==> run D <==
## GameModeEazy
module GameModeEazy(
input wire clk,
input wire rst,
input wire load,
input wire [63:0] load_board,
input wire [3:0]btn,
input wire [3:0]mode,
output wire [63:0] num,
output wire [15:0] judge
    );
Settings: LEC_CHECK=0, ABC_AREA=0, CAP_MARGIN=30, CELL_PAD_IN_SITES_GLOBAL_PLACEMENT=2, CORE_MARGIN=10, CORE_UTILIZATION=59, CTS_CLUSTER_SIZE=85, GPL_ROUTABILITY_DRIVEN=1, MAX_ROUTING_LAYER=met5, PLACE_DENSITY=0.95, SETUP_SLACK_MARGIN=1.23, SLEW_MARGIN=20; clock period 25.1 ns.
run.sh (not shown) runs the stock make flow with config.mk's settings and CLKGATE_MAP_FILE=.
==> inputs of run X, as changes to run D <==
- ABC_AREA: 0 -> unset
- CAP_MARGIN: 30 -> 20
- CELL_PAD_IN_SITES_DETAIL_PLACEMENT: unset -> 0
- CELL_PAD_IN_SITES_GLOBAL_PLACEMENT: 2 -> unset
- CORE_MARGIN: 10 -> 2
- CORE_UTILIZATION: 59 -> 50
- CTS_CLUSTER_SIZE: 85 -> unset
- PLACE_DENSITY: 0.95 -> unset
- PLACE_DENSITY_LB_ADDON: unset -> 0.2
- SETUP_SLACK_MARGIN: 1.23 -> 5.0
- SLEW_MARGIN: 20 -> 15
==> flow/constraint.sdc (replaced) <==
create_clock -name core_clock -period 31.7 [get_ports {clk}]
set_input_delay 6.3400 -clock core_clock [delete_from_list [all_inputs] [get_ports {clk}]]
set_output_delay 6.3400 -clock core_clock [all_outputs]
set_load 0.01 [all_outputs]
==> inputs of run B, as changes to run D <==
- ABC_AREA: 0 -> unset
- CAP_MARGIN: 30 -> 20
- CELL_PAD_IN_SITES_GLOBAL_PLACEMENT: 2 -> unset
- CORE_MARGIN: 10 -> 2
- CORE_UTILIZATION: 59 -> 69
- CTS_CLUSTER_SIZE: 85 -> 24
- GPL_ROUTABILITY_DRIVEN: 1 -> unset
- MAX_ROUTING_LAYER: met5 -> unset
- PLACE_DENSITY: 0.95 -> unset
- SETUP_SLACK_MARGIN: 1.23 -> 3.32
==> flow/constraint.sdc (replaced) <==
create_clock -name core_clock -period 25.5 [get_ports {clk}]
set_input_delay 5.1000 -clock core_clock [delete_from_list [all_inputs] [get_ports {clk}]]
set_output_delay 5.1000 -clock core_clock [all_outputs]
set_load 0.01 [all_outputs]
==> inputs of run K, as changes to run D <==
- ABC_AREA: 0 -> 1
- CAP_MARGIN: 30 -> 20
- CELL_PAD_IN_SITES_GLOBAL_PLACEMENT: 2 -> unset
- CORE_MARGIN: 10 -> 2
- CORE_UTILIZATION: 59 -> 50
- CTS_CLUSTER_SIZE: 85 -> unset
- MAX_ROUTING_LAYER: met5 -> unset
- PLACE_DENSITY: 0.95 -> unset
- SETUP_SLACK_MARGIN: 1.23 -> unset
- TNS_END_PERCENT: unset -> 15
==> flow/constraint.sdc (replaced) <==
create_clock -name core_clock -period 16.5 [get_ports {clk}]
set_input_delay 3.3000 -clock core_clock [delete_from_list [all_inputs] [get_ports {clk}]]
set_output_delay 3.3000 -clock core_clock [all_outputs]
set_load 0.01 [all_outputs]
==> flow_summary.yaml <==
# synthesis and place-and-route metrics
logic_synthesis:
  topCombFamilyByArea: "AND-OR/OR-AND gates"
  aoi_share_pct: 44.3
  ys_sh_adder_pct: 3.20
  top_cells_by_area: "a21oi_1 6.9%, nor2_1 5.0%, nand2_1 4.9%"
  yosys_cells: 6829
  synth_xor_xnor_area_share_pct: 6.21
  netlist_top_cells_count: "620 x a21oi_1, 602 x nor2_1, 592 x nand2_1"
  synth_cell_type_count: 149
outcome:
  status: "finished clean"
(the above is from run X)
==> flow_summary.yaml <==
# implementation run metrics
logic_synthesis:
  synth_cell_type_count: 149
  top_cells_by_area: "a21oi_1 6.9%, nor2_1 5.0%, nand2_1 4.9%"
outcome:
  last-stage-reached: "global placement without I/O (3_1_place_gp_skip_io)"
  status: "did not finish"
  tool.error: "[ERROR GPL-0301] Utilization 116.475 % exceeds 100%."
(the above is from run D)
==> flow_summary.yaml <==
# synthesis and place-and-route metrics
logic_synthesis:
  synth_xor_xnor_area_share_pct: 3.88
outcome:
  status: "failed layout checks"
  check-failures: "negative setup slack"
sta:
  setup_viol: 67
  setup_slack_ns: -3.27
(the above is from run K)
==> flow_summary.yaml <==
# implementation run metrics
outcome:
  status: "did not finish"
  tool.error: "[ERROR GRT-0116] Global routing finished with congestion. Check the congestion regions in the DRC Viewer."
  last-stage-reached: "global routing (5_1_grt)"
logic_synthesis:
  aoi_share_pct: 44.3
  synth_xor_xnor_area_share_pct: 6.21
(the above is from run B)

==> inputs of xenon <==
GameModeEazy again, from the RTL that the note above started with.
Settings: LEC_CHECK=0, ABC_AREA=1, CAP_MARGIN=25, CORE_MARGIN=2, CORE_UTILIZATION=30, CTS_CLUSTER_DIAMETER=221, GPL_ROUTABILITY_DRIVEN=0, GPL_TIMING_DRIVEN=0, SETUP_SLACK_MARGIN=5.0, SLEW_MARGIN=20; clock period 45.2 ns.
==> inputs of raven, as changes to xenon <==
==> flow/config.mk (replaced) <==
export PLATFORM = sky130hd
export DESIGN_NAME = GameModeEazy
export DESIGN_NICKNAME = GameModeEazy
export VERILOG_FILES = /design/flow/design.v
export SDC_FILE = /design/flow/constraint.sdc
export NUM_CORES = 4
export LEC_CHECK = 0
export CAP_MARGIN = 20
export CORE_MARGIN = 2
export CORE_UTILIZATION = 64
export CTS_CLUSTER_DIAMETER = 255
export CTS_CLUSTER_SIZE = 98
export GPL_ROUTABILITY_DRIVEN = 1
export PLACE_DENSITY = 0.35
export SLEW_MARGIN = 20
==> flow/constraint.sdc (replaced) <==
create_clock -name core_clock -period 21.6 [get_ports {clk}]
set_input_delay 4.3200 -clock core_clock [delete_from_list [all_inputs] [get_ports {clk}]]
set_output_delay 4.3200 -clock core_clock [all_outputs]
set_load 0.01 [all_outputs]
==> inputs of fjord, as changes to xenon <==
==> flow/config.mk (replaced) <==
export PLATFORM = sky130hd
export DESIGN_NAME = GameModeEazy
export DESIGN_NICKNAME = GameModeEazy
export VERILOG_FILES = /design/flow/design.v
export SDC_FILE = /design/flow/constraint.sdc
export NUM_CORES = 4
export LEC_CHECK = 0
export CAP_MARGIN = 20
export CORE_MARGIN = 2
export CORE_UTILIZATION = 51
export GPL_ROUTABILITY_DRIVEN = 1
export SLEW_MARGIN = 20
==> flow/constraint.sdc (replaced) <==
create_clock -name core_clock -period 21.3 [get_ports {clk}]
set_input_delay 4.2600 -clock core_clock [delete_from_list [all_inputs] [get_ports {clk}]]
set_output_delay 4.2600 -clock core_clock [all_outputs]
set_load 0.01 [all_outputs]
==> run notes <==
Figures from the implementation reports.

- Counting buffers and inverters, the worst setup path is 121 cells deep.
- The detailed route wirelength on metal2 reads 69.4 mm.
- The footprint of the flip-flops and latches is 1410 sq um.
- Detailed routing placed a total of 26.9 mm of wire on met3.
- The vertical die dimension reported for this design is 352 um.
- The run finished with no timing, DRC or antenna violations.
- The post-CTS resize count reads 0.
- Of the total synthesized cell area, the portion taken by full adders, half adders and majority gates is 0.0385.
- The wire length on met1 reads 70.3 mm.
- The starting DRC count in detailed routing reads 6776.
- The post-placement cell count reads 8677.
That was xenon.
==> run notes <==
From the run reports.

- The number of warnings issued by yosys reads 1.
- The post-synthesis simple-gate area fraction is 0.282.
- OpenSTA, run right after detailed placement, puts the worst setup slack at -4550 ps.
- The cell count listed in synth_stat.txt reads 6829.
- The floorplan die width is 269 um.
- The flow did not finish.
- The yosys-reported design area after synthesis is 45000 sq um.
- The area share of xor/xnor cells in the synthesized design is 0.0621.
- Measured along the y axis, the die boundary spans 269 um.
- The share of the core area taken by cells at floorplan is 0.645.
- The post-synthesis adder-cell area fraction reads 0.0320.
- The last flow stage reached is clock tree synthesis (4_1_cts).
- The share of Yosys cell area claimed by the top area cell type is 0.0690.
- The first error in the log reads "[ERROR DPL-0038] Utilization greater than 100%, impossible to legalize".
- Detailed placement ended at an HPWL of 258 mm.
- The post-placement cell count reads 10300.
That was raven.
==> run notes <==
From the run reports.

- The last flow stage reached is global routing (5_1_grt).
- The run stopped with a tool error.
- In this run, the synthesized area fraction spent on adder and majority cells is recorded as 0.0320.
- The main area contributors are a21oi_1, nor2_1, nand2_1.
- The post-placement cell count is 10600.
- By count the netlist is led by a21oi_1, nor2_1, nand2_1.
- Of the total synthesized cell area, the portion taken by AND-OR and OR-AND cells is 0.443.
- The post-CTS resize count reads 388.
- The tool reported: "[ERROR GRT-0232] Routing congestion too high. Check the congestion heatmap in the GUI".
That was fjord.

==> delta: inputs <==
GameModeEazy again, from the RTL that the note above started with.
// GameModeEazy
module GameModeEazy(
input wire clk,
input wire rst,
input wire load,
input wire [63:0] load_board,
input wire [3:0]btn,
input wire [3:0]mode,
output wire [63:0] num,
output wire [15:0] judge
    );
==> flow/config.mk <==
export PLATFORM = sky130hd
export DESIGN_NAME = GameModeEazy
export DESIGN_NICKNAME = GameModeEazy
export VERILOG_FILES = /design/flow/design.v
export SDC_FILE = /design/flow/constraint.sdc
export NUM_CORES = 4
export LEC_CHECK = 0
export ABC_AREA = 0
export CAP_MARGIN = 20
export CELL_PAD_IN_SITES_GLOBAL_PLACEMENT = 3
export CORE_ASPECT_RATIO = 1.62
export CORE_MARGIN = 2
export CORE_UTILIZATION = 30
export CTS_CLUSTER_DIAMETER = 253
export CTS_CLUSTER_SIZE = 96
export GPL_ROUTABILITY_DRIVEN = 1
export SLEW_MARGIN = 0
export TNS_END_PERCENT = 15
==> flow/constraint.sdc <==
create_clock -name core_clock -period 28.0 [get_ports {clk}]
set_input_delay 5.6000 -clock core_clock [delete_from_list [all_inputs] [get_ports {clk}]]
set_output_delay 5.6000 -clock core_clock [all_outputs]
set_load 0.01 [all_outputs]
==> inputs of harbor, as changes to delta <==
==> flow/config.mk (replaced) <==
export PLATFORM = sky130hd
export DESIGN_NAME = GameModeEazy
export DESIGN_NICKNAME = GameModeEazy
export VERILOG_FILES = /design/flow/design.v
export SDC_FILE = /design/flow/constraint.sdc
export NUM_CORES = 4
export LEC_CHECK = 0
export CAP_MARGIN = 20
export CORE_MARGIN = 2
export CORE_UTILIZATION = 41
export GPL_ROUTABILITY_DRIVEN = 1
export SLEW_MARGIN = 20
==> flow/constraint.sdc (replaced) <==
create_clock -name core_clock -period 27.6 [get_ports {clk}]
set_input_delay 5.5200 -clock core_clock [delete_from_list [all_inputs] [get_ports {clk}]]
set_output_delay 5.5200 -clock core_clock [all_outputs]
set_load 0.01 [all_outputs]
==> comparison <==
In delta the clock skew is lower than in harbor, by 0.0048 ns.
Utilization: harbor is higher than delta (12 points).
In harbor the non-clock buffer count is lower than in delta, by 106.
In synthesized cell count, harbor and delta do not differ.
Final cell count: delta is higher than harbor (7.1%).
Against delta, the hold slack of harbor is better by 0.012 ns.
==> figures <==
| quantity | harbor | delta |
|---|---|---|
| Result of the run | complete, no violations | complete, no violations |
| Least-Margin Pin Slew | 1.16 ns | 1.24 ns |
| Number of standard cells in the final layout excluding fillers | 8,478 | 9,076 |
| Worst setup endpoint | num_reg[29]$_SDFFE_PP0P_ | num_reg[37]$_SDFFE_PP0P_ |
| Number of logged tool warnings | 71 | 73 |
| Clk_skew | 0.0283 ns | 0.0235 ns |
| WS Path Type | input port to flip-flop | flip-flop to flip-flop |
| Routed wire length on met2 | 115 mm | 154 mm |
| N_diodes | 12 | 7 |
| Setup slack at placement | 0.00352 ns | 0.200 ns |
| Area added between synthesis and finish | 15.2% | 17.7% |
| Global routing met3 resource utilization | 14.3% | 7.46% |
